==> run a: inputs <==
Design Top_1553B_APB, start of the top module:
module Top_1553B_APB
(
  APB_CLK,
  APB_RESETn,
  APB_RDATA,
  APB_READY,
  APB_SLVERR,
  APB_STRB,
  APB_PROT, 
  APB_ADDR,
  APB_ENABLE,
  APB_WRITE,
  APB_WDATA,
  APB_SEL,
  rx0_1553,
  tx0_1553,
  tx0_en,
  rx1_1553,
  tx1_1553,
  tx1_en
);
make LEC_CHECK=0 CAP_MARGIN=20 CORE_MARGIN=2 CORE_UTILIZATION=72 CTS_CLUSTER_SIZE=17 SETUP_SLACK_MARGIN=0.36 SLEW_MARGIN=20 finish   # period 2.33 ns
run.sh (not shown) runs the stock make flow with config.mk's settings and CLKGATE_MAP_FILE=.
==> run b: changes against run a <==
--- a/flow/config.mk
+++ b/flow/config.mk
@@ -8,6 +8,6 @@
 export CAP_MARGIN = 20
+export CORE_ASPECT_RATIO = 1.74
 export CORE_MARGIN = 2
-export CORE_UTILIZATION = 72
-export CTS_CLUSTER_SIZE = 17
-export SETUP_SLACK_MARGIN = 0.36
+export CORE_UTILIZATION = 40
+export PLACE_DENSITY_LB_ADDON = 0.19
 export SLEW_MARGIN = 20
==> flow/constraint.sdc (replaced) <==
create_clock -name core_clock -period 10.0 [get_ports {APB_CLK}]
set_input_delay 2.0000 -clock core_clock [delete_from_list [all_inputs] [get_ports {APB_CLK}]]
set_output_delay 2.0000 -clock core_clock [all_outputs]
set_load 0.01 [all_outputs]
==> run c: changes against run a <==
--- a/flow/config.mk
+++ b/flow/config.mk
@@ -7,7 +7,10 @@
 export LEC_CHECK = 0
+export ABC_AREA = 1
 export CAP_MARGIN = 20
+export CORE_ASPECT_RATIO = 1.38
 export CORE_MARGIN = 2
 export CORE_UTILIZATION = 72
-export CTS_CLUSTER_SIZE = 17
-export SETUP_SLACK_MARGIN = 0.36
+export CTS_CLUSTER_DIAMETER = 203
+export MAX_ROUTING_LAYER = met4
+export PLACE_DENSITY_LB_ADDON = 0.03
 export SLEW_MARGIN = 20
==> flow/constraint.sdc (replaced) <==
create_clock -name core_clock -period 6.25 [get_ports {APB_CLK}]
set_input_delay 1.2500 -clock core_clock [delete_from_list [all_inputs] [get_ports {APB_CLK}]]
set_output_delay 1.2500 -clock core_clock [all_outputs]
set_load 0.01 [all_outputs]
==> Slide: Implementation Results <==
Physical Implementation Snapshot

Setup path
  • Crit path to: CoreOne_inst.encoder_fifo.cnt[5]$_SDFFE_PN0P_
  • Worst Path Arrival: 4.86 ns
  • R2r worst-path depth: 12

Global routing
  • First-pass GRT wire length: 228 mm

Cells and area
  • Signal buf overhead: 1.79%
  • Post-route insts no fill: 5952
  • Seq/total area: 64.3%
  • Non-clock inverters: 46

Timing
  • Clock skew: 0.0351 ns
  • Setup repair after global routing missed its margin: no
  • Setup ws final: 5.85 ns

Synth
  • Biggest area cells: edfxtp_1 64%, mux4_2 15%, dfxtp_1 7.2%

Placement
  • Setup WS pre-CTS: 5.23 ns

Power and ir drop
  • Leak: 23.1 nW
  • Clock group: 5.95 mW

Outcome
  • Status: no timing/DRC/antenna violations
Source of the figures above: run b

==> Slide: Implementation Results <==
Physical Implementation Snapshot

Outcome
  • Status: no timing/DRC/antenna violations

Global routing
  • First-pass GRT wire length: 248 mm

Synth
  • Biggest area cells: edfxtp_1 61%, dfxtp_1 6.9%, nand2_1 4.5%

Timing
  • Clock skew: 0.0251 ns

Cells and area
  • Seq/total area: 63.4%
  • Post-route insts no fill: 7026

Placement
  • Setup WS pre-CTS: 1.79 ns

Setup path
  • R2r worst-path depth: 15
  • Worst Path Arrival: 4.36 ns
Source of the figures above: run c

==> Slide: Implementation Results <==
Physical Implementation Snapshot

Routing
  • Vias: 41102

Cells and area
  • Post-route insts no fill: 5319
  • Signal buf overhead: 8.47%
  • Non-clock inverters: 46
  • Seq/total area: 59.9%

Outcome
  • Violated checks: negative setup slack
  • Status: complete, but fails checks

Setup path
  • R2r endpoint: CoreOne_inst.decoder_fifo.cnt[5]$_SDFFE_PN0P_
  • R2r worst-path depth: 13
  • Crit path to: CoreOne_inst.decoder_fifo.cnt[5]$_SDFFE_PN0P_
  • Worst Path Arrival: 3.50 ns

Global routing
  • First-pass GRT wire length: 290 mm

Timing
  • Setup repair after global routing missed its margin: yes
  • Setup ws final: -0.439 ns
  • Clock skew: 0.0439 ns
  • Final setup fails: 615

Placement
  • Setup WS pre-CTS: -0.301 ns

Power and ir drop
  • Flop pwr share: 51.8%

Synth
  • Biggest area cells: edfxtp_1 64%, mux4_2 15%, dfxtp_1 7.2%
Source of the figures above: run a

Power and IR drop assume default switching activity.
